Design AHB_Master_ALU_REG_pipelined, start of the top module:
module AHB_Master_ALU_REG_pipelined (
    input wire        HCLK,        
    input wire        HRESETn,     
    output reg [31:0] HADDR,       
    output reg [2:0] HBURST,         
    output reg [2:0]  HSIZE,       
    output reg [1:0]  HTRANS,      
    output reg [31:0] HWDATA,      
    output reg        HWRITE,      
    input wire [31:0] HRDATA,      
    input wire        HREADY,      
    input wire        HRESP,
    input wire [63:0] cpu_inst
);
For scale: ~2900 cells after synthesis, about 460 flip-flops, roughly 170 I/O pins.
make LEC_CHECK=0 CAP_MARGIN=0 CELL_PAD_IN_SITES_DETAIL_PLACEMENT=1 CELL_PAD_IN_SITES_GLOBAL_PLACEMENT=3 CORE_MARGIN=2 CORE_UTILIZATION=40 CTS_CLUSTER_DIAMETER=36 CTS_CLUSTER_SIZE=85 GPL_ROUTABILITY_DRIVEN=0 GPL_TIMING_DRIVEN=1 MAX_ROUTING_LAYER=met4 MIN_ROUTING_LAYER=met1 PLACE_DENSITY=0.6 SETUP_SLACK_MARGIN=1.45 SLEW_MARGIN=20 finish   # period 6.0 ns
run.sh (not shown) runs the stock make flow with config.mk's settings and CLKGATE_MAP_FILE=.
Next try:
Settings changed: CELL_PAD_IN_SITES_DETAIL_PLACEMENT 1 to unset, CELL_PAD_IN_SITES_GLOBAL_PLACEMENT 3 to unset, CORE_UTILIZATION 40 to 68, CTS_CLUSTER_DIAMETER 36 to unset, CTS_CLUSTER_SIZE 85 to 36, GPL_ROUTABILITY_DRIVEN 0 to 1, GPL_TIMING_DRIVEN 1 to unset, MAX_ROUTING_LAYER met4 to unset, MIN_ROUTING_LAYER met1 to unset, PLACE_DENSITY 0.6 to unset, SETUP_SLACK_MARGIN 1.45 to unset, SLEW_MARGIN 20 to 10.
Clock period 6.0 ns to 4.85 ns, I/O delays scaled along.
The changed run completed, yet does not pass: negative setup slack.
Critical path depth drops by 1.
Maximum frequency goes up by about 2.7%.
Clock skew stays flat.
Die area decreases by about 40%.
First-iteration DRC count grows by about 110%.
Non-clock buffer count is higher by 110.
Next try:
Settings changed: CAP_MARGIN 0 to 20, CORE_UTILIZATION 68 to 71, CTS_CLUSTER_DIAMETER set to 27, CTS_CLUSTER_SIZE 36 to 34, GPL_ROUTABILITY_DRIVEN 1 to unset, MAX_ROUTING_LAYER set to met4, PLACE_DENSITY set to 0.6, SLEW_MARGIN 10 to 20.
Clock period 4.85 ns to 4.73 ns, I/O delays scaled along.
Result: Now the flow ended with an error in global routing (5_1_grt) with GRT-0116. Die area goes down by 4.1%. Synthesized cell count is unchanged. Area after synthesis does not change.
Next try:
Settings changed: CORE_UTILIZATION 71 to 40, CTS_CLUSTER_DIAMETER 27 to unset, CTS_CLUSTER_SIZE 34 to unset, MAX_ROUTING_LAYER met4 to unset.
Clock period 4.73 ns to 5.77 ns, I/O delays scaled along.
Effect:
- The changed run finished clean
- synthesized cell count stays the same
- die area rises by well over a third
- area after synthesis stays the same

Starting RTL as in the previous note.
export LEC_CHECK = 0
export CAP_MARGIN = 20
export CORE_MARGIN = 2
export CORE_UTILIZATION = 72
export CTS_CLUSTER_DIAMETER = 28
export CTS_CLUSTER_SIZE = 35
export MAX_ROUTING_LAYER = met4
export PLACE_DENSITY = 0.6
export SLEW_MARGIN = 20
create_clock -name core_clock -period 4.73 [get_ports {HCLK}]
The starting point died in global routing, error GRT-0116.
Next try:
--- a/flow/config.mk
+++ b/flow/config.mk
@@ -7,9 +7,12 @@
 export LEC_CHECK = 0
-export CAP_MARGIN = 20
+export ABC_AREA = 1
+export CAP_MARGIN = 40
+export CORE_ASPECT_RATIO = 0.5
 export CORE_MARGIN = 2
 export CORE_UTILIZATION = 72
-export CTS_CLUSTER_DIAMETER = 28
-export CTS_CLUSTER_SIZE = 35
-export MAX_ROUTING_LAYER = met4
-export PLACE_DENSITY = 0.6
+export CTS_CLUSTER_DIAMETER = 399
+export CTS_CLUSTER_SIZE = 99
+export HOLD_SLACK_MARGIN = 0.27
+export PLACE_DENSITY = 0.37
+export SETUP_SLACK_MARGIN = 0.46
 export SLEW_MARGIN = 20
==> flow/constraint.sdc (replaced) <==
create_clock -name core_clock -period 1.57 [get_ports {HCLK}]
set_input_delay 0.3140 -clock core_clock [delete_from_list [all_inputs] [get_ports {HCLK}]]
set_output_delay 0.3140 -clock core_clock [all_outputs]
set_load 0.01 [all_outputs]
Result:
- The new run aborted during clock tree synthesis on DPL-0038
- synthesized cell count increases by a quarter to a third
- die area fell slightly
- area after synthesis decreases slightly
Next try:
==> flow/config.mk (replaced) <==
export PLATFORM = sky130hd
export DESIGN_NAME = AHB_Master_ALU_REG_pipelined
export DESIGN_NICKNAME = AHB_Master_ALU_REG_pipelined
export VERILOG_FILES = /design/flow/design.v
export SDC_FILE = /design/flow/constraint.sdc
export NUM_CORES = 4
export LEC_CHECK = 0
export CAP_MARGIN = 20
export CORE_MARGIN = 2
export CORE_UTILIZATION = 68
export CTS_CLUSTER_SIZE = 44
export GPL_ROUTABILITY_DRIVEN = 1
export HOLD_SLACK_MARGIN = -0.08
export PLACE_DENSITY = 0.62
export SLEW_MARGIN = 10
==> flow/constraint.sdc (replaced) <==
create_clock -name core_clock -period 4.85 [get_ports {HCLK}]
set_input_delay 0.9700 -clock core_clock [delete_from_list [all_inputs] [get_ports {HCLK}]]
set_output_delay 0.9700 -clock core_clock [all_outputs]
set_load 0.01 [all_outputs]
The new run finished but fails on negative setup slack.
Area after synthesis rose by 1.3%.
Die size rose by 6.9%.
Synthesized cell count falls by 24%.

== P ==
The RTL this note starts from:
==> flow/design.v <==
module AHB_Master_ALU_REG_pipelined (
    input wire        HCLK,        
    input wire        HRESETn,     
    output reg [31:0] HADDR,       
    output reg [2:0] HBURST,         
    output reg [2:0]  HSIZE,       
    output reg [1:0]  HTRANS,      
    output reg [31:0] HWDATA,      
    output reg        HWRITE,      
    input wire [31:0] HRDATA,      
    input wire        HREADY,      
    input wire        HRESP,
    input wire [63:0] cpu_inst
);
    wire [31:0] ReadData1, ReadData2;
    wire [31:0] ALUResult;
    reg RegWrite;
    reg [31:0] WriteData;
    reg type_data ;
    reg ALU_REG;
    reg write_read;
    reg [7:0] burst_length;
    reg [2:0] ReadReg1_ADDR;  
    reg [2:0] ReadReg2_ADDR;   
    reg [2:0] WriteReg_ADDR;   
    reg [2:0] AlU_OP;
    reg [2:0] WriteReg_ADDR2;
    reg [31:0] HWDATA_t;
    reg [31:0] HADDR_delay;
ALU alu(
    .A(ReadData1),
    .B(ReadData2),
    .AlU_OP(AlU_OP),
    .Result(ALUResult)
);
RegisterFile rf(
    .clk(HCLK),
    .rst_n(HRESETn),
    .ReadReg1_ADDR(ReadReg1_ADDR),
    .ReadReg2_ADDR(ReadReg2_ADDR),
    .WriteReg_ADDR(WriteReg_ADDR2),
    .WriteData(WriteData),
    .RegWrite(RegWrite),
    .ReadData1(ReadData1),
    .ReadData2(ReadData2)
);
localparam      IDLE         = 2'b00,
                BUSY     = 2'b01,
                NONSEQ   = 2'b10,
                SEQ      = 2'b11;
reg [9:0] burst_counter;
reg work;
always @(posedge HCLK or negedge HRESETn) begin
    if (!HRESETn)
        HADDR_delay <= 32'b0;
    else
        HADDR_delay <= cpu_inst [63:32];
end
always @(posedge HCLK or negedge HRESETn) begin
    if (!HRESETn)
    begin   
        HTRANS <= IDLE;   
        HADDR <= 32'b0;
        HBURST <= 3'b0;
        HSIZE <= 3'b0;
        HWDATA <= 32'b0;
        HWRITE <= 1'b0;
        RegWrite <= 1'b0;
        WriteData <= 32'b0;
        type_data <= 1'b0;
        ALU_REG <= 1'b0;
        write_read <= 1'b0;
        burst_length <= 8'b0;
        ReadReg1_ADDR <= 3'b0;
        ReadReg2_ADDR <= 3'b0;
        WriteReg_ADDR <= 3'b0;
        AlU_OP <= 3'b0;
        WriteReg_ADDR2 <= 3'b0;
        HWDATA_t <= 32'b0;
        burst_counter <= 10'b0;
        work <= 1'b0;
    end
    else
begin
        RegWrite <= 0;
        case (HTRANS)
            IDLE:begin
                if (type_data == 1)
                begin
                    if(ALU_REG)
                        begin
                            if(write_read)
                            begin
                                WriteData   <= ALUResult;
                                RegWrite    <= 1;
                            end                           
                             else
                            begin
                                HWDATA_t      <= ALUResult;
                                RegWrite    <= 0;
                            end                        end
                        else
                        begin
                            if (HWRITE)
                            begin
                                WriteData   <= HRDATA;
                                RegWrite    <= 1;
                            end
                            else
                            begin
                                HWDATA_t      <= ReadData1;
                                RegWrite    <= 0;
                            end
                        end
                        type_data <= 1;
                end
                type_data <= 1;
                HADDR <= HADDR_delay;
                HSIZE <= cpu_inst[6:4];  
                HWRITE <= cpu_inst[0];   
                HBURST <= cpu_inst[3:1];
                work <= cpu_inst[7];
                write_read <= cpu_inst [31];
                ALU_REG <= cpu_inst [18];
                burst_length <= cpu_inst[15:8];
                ReadReg1_ADDR <= cpu_inst[21:19]; 
                ReadReg2_ADDR <=  cpu_inst[24:22]; 
                WriteReg_ADDR <=  cpu_inst[27:25]; 
                WriteReg_ADDR2 <= WriteReg_ADDR;
                HWDATA <= HWDATA_t;
                AlU_OP <= cpu_inst [30:28];
                if (HREADY && work) begin
                    HTRANS <= NONSEQ;
                    burst_counter <= 0;        
                end
            end 
            BUSY:begin
                work <= cpu_inst[7];
                if (work) begin
                    HTRANS <= IDLE; 
                end
            end
            NONSEQ:begin
                type_data <= 1;
                HADDR <= HADDR_delay;
                HSIZE <= cpu_inst[6:4];  
                HWRITE <= cpu_inst[0];   
                HBURST <= cpu_inst[3:1];
                work <= cpu_inst[7];
                write_read <= cpu_inst [31];
                ALU_REG <= cpu_inst [18];
                burst_length <= cpu_inst[15:8];
                ReadReg1_ADDR <= cpu_inst[21:19]; 
                ReadReg2_ADDR <=  cpu_inst[24:22]; 
                WriteReg_ADDR <=  cpu_inst[27:25]; 
                WriteReg_ADDR2 <= WriteReg_ADDR;
                HWDATA <= HWDATA_t;
                AlU_OP <= cpu_inst [30:28];
                if(ALU_REG)
                        begin
                            if(write_read)
                            begin
                                WriteData   <= ALUResult;
                                RegWrite    <= 1;
                            end
                            else
                            begin
                                HWDATA_t      <= ALUResult;
                                RegWrite    <= 0;
                            end
                        end
                        else
                        begin
                            if (HWRITE)
                            begin
                                WriteData   <= HRDATA;
                                RegWrite    <= 1;
                            end
                            else
                            begin
                                HWDATA_t      <= ReadData1;
                                RegWrite    <= 0;
                            end
                        end
                if (HREADY) begin
                    if (!work)
                    HTRANS <= BUSY;
                    else if (HBURST) begin
                        type_data <= 1;
                        burst_counter <= burst_counter + 1;
                        HTRANS <= SEQ;
                    end else begin
                        type_data <= 1;
                        HTRANS <= IDLE;
                    end
                end
            end  
            SEQ:begin
                HWDATA <= HWDATA_t;
                ReadReg1_ADDR <= ReadReg1_ADDR +1;
                WriteReg_ADDR <=  WriteReg_ADDR;
                WriteReg_ADDR2 <= WriteReg_ADDR;
                RegWrite    <= 0;
                if (HREADY) begin
                    if(ALU_REG)
                        begin
                            if(write_read)
                            begin
                                WriteData   <= ALUResult;
                                RegWrite    <= 1;
                            end
                            else
                            begin
                                HWDATA_t      <= ALUResult;
                                RegWrite    <= 0;
                            end                        end
                        else
                        begin
                            if (HWRITE)
                            begin
                                WriteData   <= HRDATA;
                                RegWrite    <= 1;
                            end
                            else
                            begin
                                HWDATA_t      <= ReadData1;
                                RegWrite    <= 0;
                            end
                        end
                    HADDR <= HADDR + (4 << HSIZE); 
                        burst_counter <= burst_counter + 1;
                    if (!work)
                    HTRANS <= BUSY;
                    else if(HBURST == 3'b001 && burst_counter * HSIZE < 8'b11111111 && burst_counter < burst_length-1)
                    HTRANS <= SEQ;
                        else begin
                        HTRANS <= IDLE;
                    end
                end  
            end
            default:HTRANS <= IDLE;
        endcase
    end
end
endmodule
module ALU(
    input [31:0] A,    
    input [31:0] B,       
    input [2:0] AlU_OP,   
    output reg [31:0] Result 
);
    always @(*) begin
        case (AlU_OP)
            3'b000: Result = A + B;     
            3'b001: Result = A - B;     
            3'b010: Result = A & B;     
            3'b011: Result = A | B;     
            3'b100: Result = A ^ B;     
            3'b101: Result = ~A;        
            3'b110: Result = A << 1;    
            3'b111: Result = A >> 1;    
            default: Result = 8'b0;
        endcase
    end
endmodule
module RegisterFile(
    input clk,
    input rst_n,
    input [2:0] ReadReg1_ADDR,
    input [2:0] ReadReg2_ADDR,
    input [2:0] WriteReg_ADDR,
    input [31:0] WriteData,
    input RegWrite,
    output [31:0] ReadData1,
    output [31:0] ReadData2
);
    reg [31:0] registers [7:0]; 
    assign ReadData1 = registers[ReadReg1_ADDR];
    assign ReadData2 = registers[ReadReg2_ADDR];
    integer i;
    always @(posedge clk or negedge rst_n) begin
        if (!rst_n) begin
            for (i = 0; i < 8; i = i + 1)
                registers[i] <= 32'b0;
        end
        else if (RegWrite) begin
            registers[WriteReg_ADDR] <= WriteData;
        end
    end
endmodule
export LEC_CHECK = 0
export ABC_AREA = 1
export CAP_MARGIN = 20
export CORE_ASPECT_RATIO = 0.5
export CORE_MARGIN = 2
export CORE_UTILIZATION = 72
export CTS_CLUSTER_DIAMETER = 399
export CTS_CLUSTER_SIZE = 99
export HOLD_SLACK_MARGIN = 0.27
export PLACE_DENSITY = 0.37
export SETUP_SLACK_MARGIN = 0.46
export SLEW_MARGIN = 20
create_clock -name core_clock -period 1.57 [get_ports {HCLK}]
Flow for P halted at 4_1_cts, error code DPL-0038.
The following lists how Q was set up differently from P:
- clearing SETUP_SLACK_MARGIN, which used to be 0.46
- swapping 0.37 for 0.6 in PLACE_DENSITY
- swapping 399 for 347 in CTS_CLUSTER_DIAMETER
- clearing ABC_AREA, which used to be 1
- swapping 99 for 17 in CTS_CLUSTER_SIZE
- swapping 72 for 71 in CORE_UTILIZATION
- clearing HOLD_SLACK_MARGIN, which used to be 0.27
- clearing CORE_ASPECT_RATIO, which used to be 0.5
- putting MAX_ROUTING_LAYER at met4 where nothing was set
- swapping 1.57 for 4.73 in the clock period (ns, I/O delays scaled along)
Results
P: it failed with a tool error in 4_1_cts, so there are no final results.
Q: flow complete, layout not clean; failing: setup timing
Post-synth area from yosys stat in Q is 370 sq um above P.
Compared with P, in Q initial core utilization shrank by 0.78 points; total die size grew by 2.4%; average footprint of a synthesized cell grew by 33%.
Part of the Yosys area used for sequential elements was higher in P than in Q.
Re half-perimeter wire length of the detailed placement result: Q is about 36% down on P.
Edits applied to the flow inputs when going from Q to R:
- CTS_CLUSTER_DIAMETER no longer set, was 347
- CTS_CLUSTER_SIZE no longer set, was 17
- CORE_UTILIZATION now 26, was 71
- MAX_ROUTING_LAYER no longer set, was met4
- the clock period (ns, I/O delays scaled along) now 5.77, was 4.73
Notes after the runs:
- Per the final summary, R finished and its layout is clean on timing, DRC and antenna.
- Cmp R vs Q: count of clock-net buffers in the final layout higher in R
- CTS buffer count: R vs Q up 74%
- Diff R..Q | share of cell area taken by muxes after synthesis | unchanged
- Re final-layout clock-cell area share: Q was lower than R.
- Diff R..Q | share of the yosys chip area belonging to registers | unchanged
- Q → R: post-route worst setup slack increased 800 ps; cell area decreased 1.4%; worst slack on hold paths increased 66 ps.
- Vias: R below Q
- [R] highest achievable clock rate fell 4.3% relative to Q
- Run comparison: Q top layer reached by signal wires met4; R top layer reached by signal wires met5
Inputs modified between R and S:
- CTS_CLUSTER_DIAMETER now 399, previously not set
- CORE_ASPECT_RATIO now 0.5, previously not set
- ABC_AREA now 1, previously not set
- CTS_CLUSTER_SIZE now 99, previously not set
- TNS_END_PERCENT now 5, previously not set
- SETUP_SLACK_MARGIN now 0.46, previously not set
- CAP_MARGIN now 0, was 20
- SLEW_MARGIN now 40, was 20
- CORE_UTILIZATION now 72, was 26
- the clock period (ns, I/O delays scaled along) now 1.57, was 5.77
==> results <==
- S did not finish; a tool error ended it in 4_1_cts.
- Against R, S comes in 25% lower on mean post-synth cell area.
- Total number of placement rows shrinks by more than half when moving from R to S.
- Re net count entering floorplan: R was lower than S.
- The run showing the greater instance count of the mapped netlist is S.
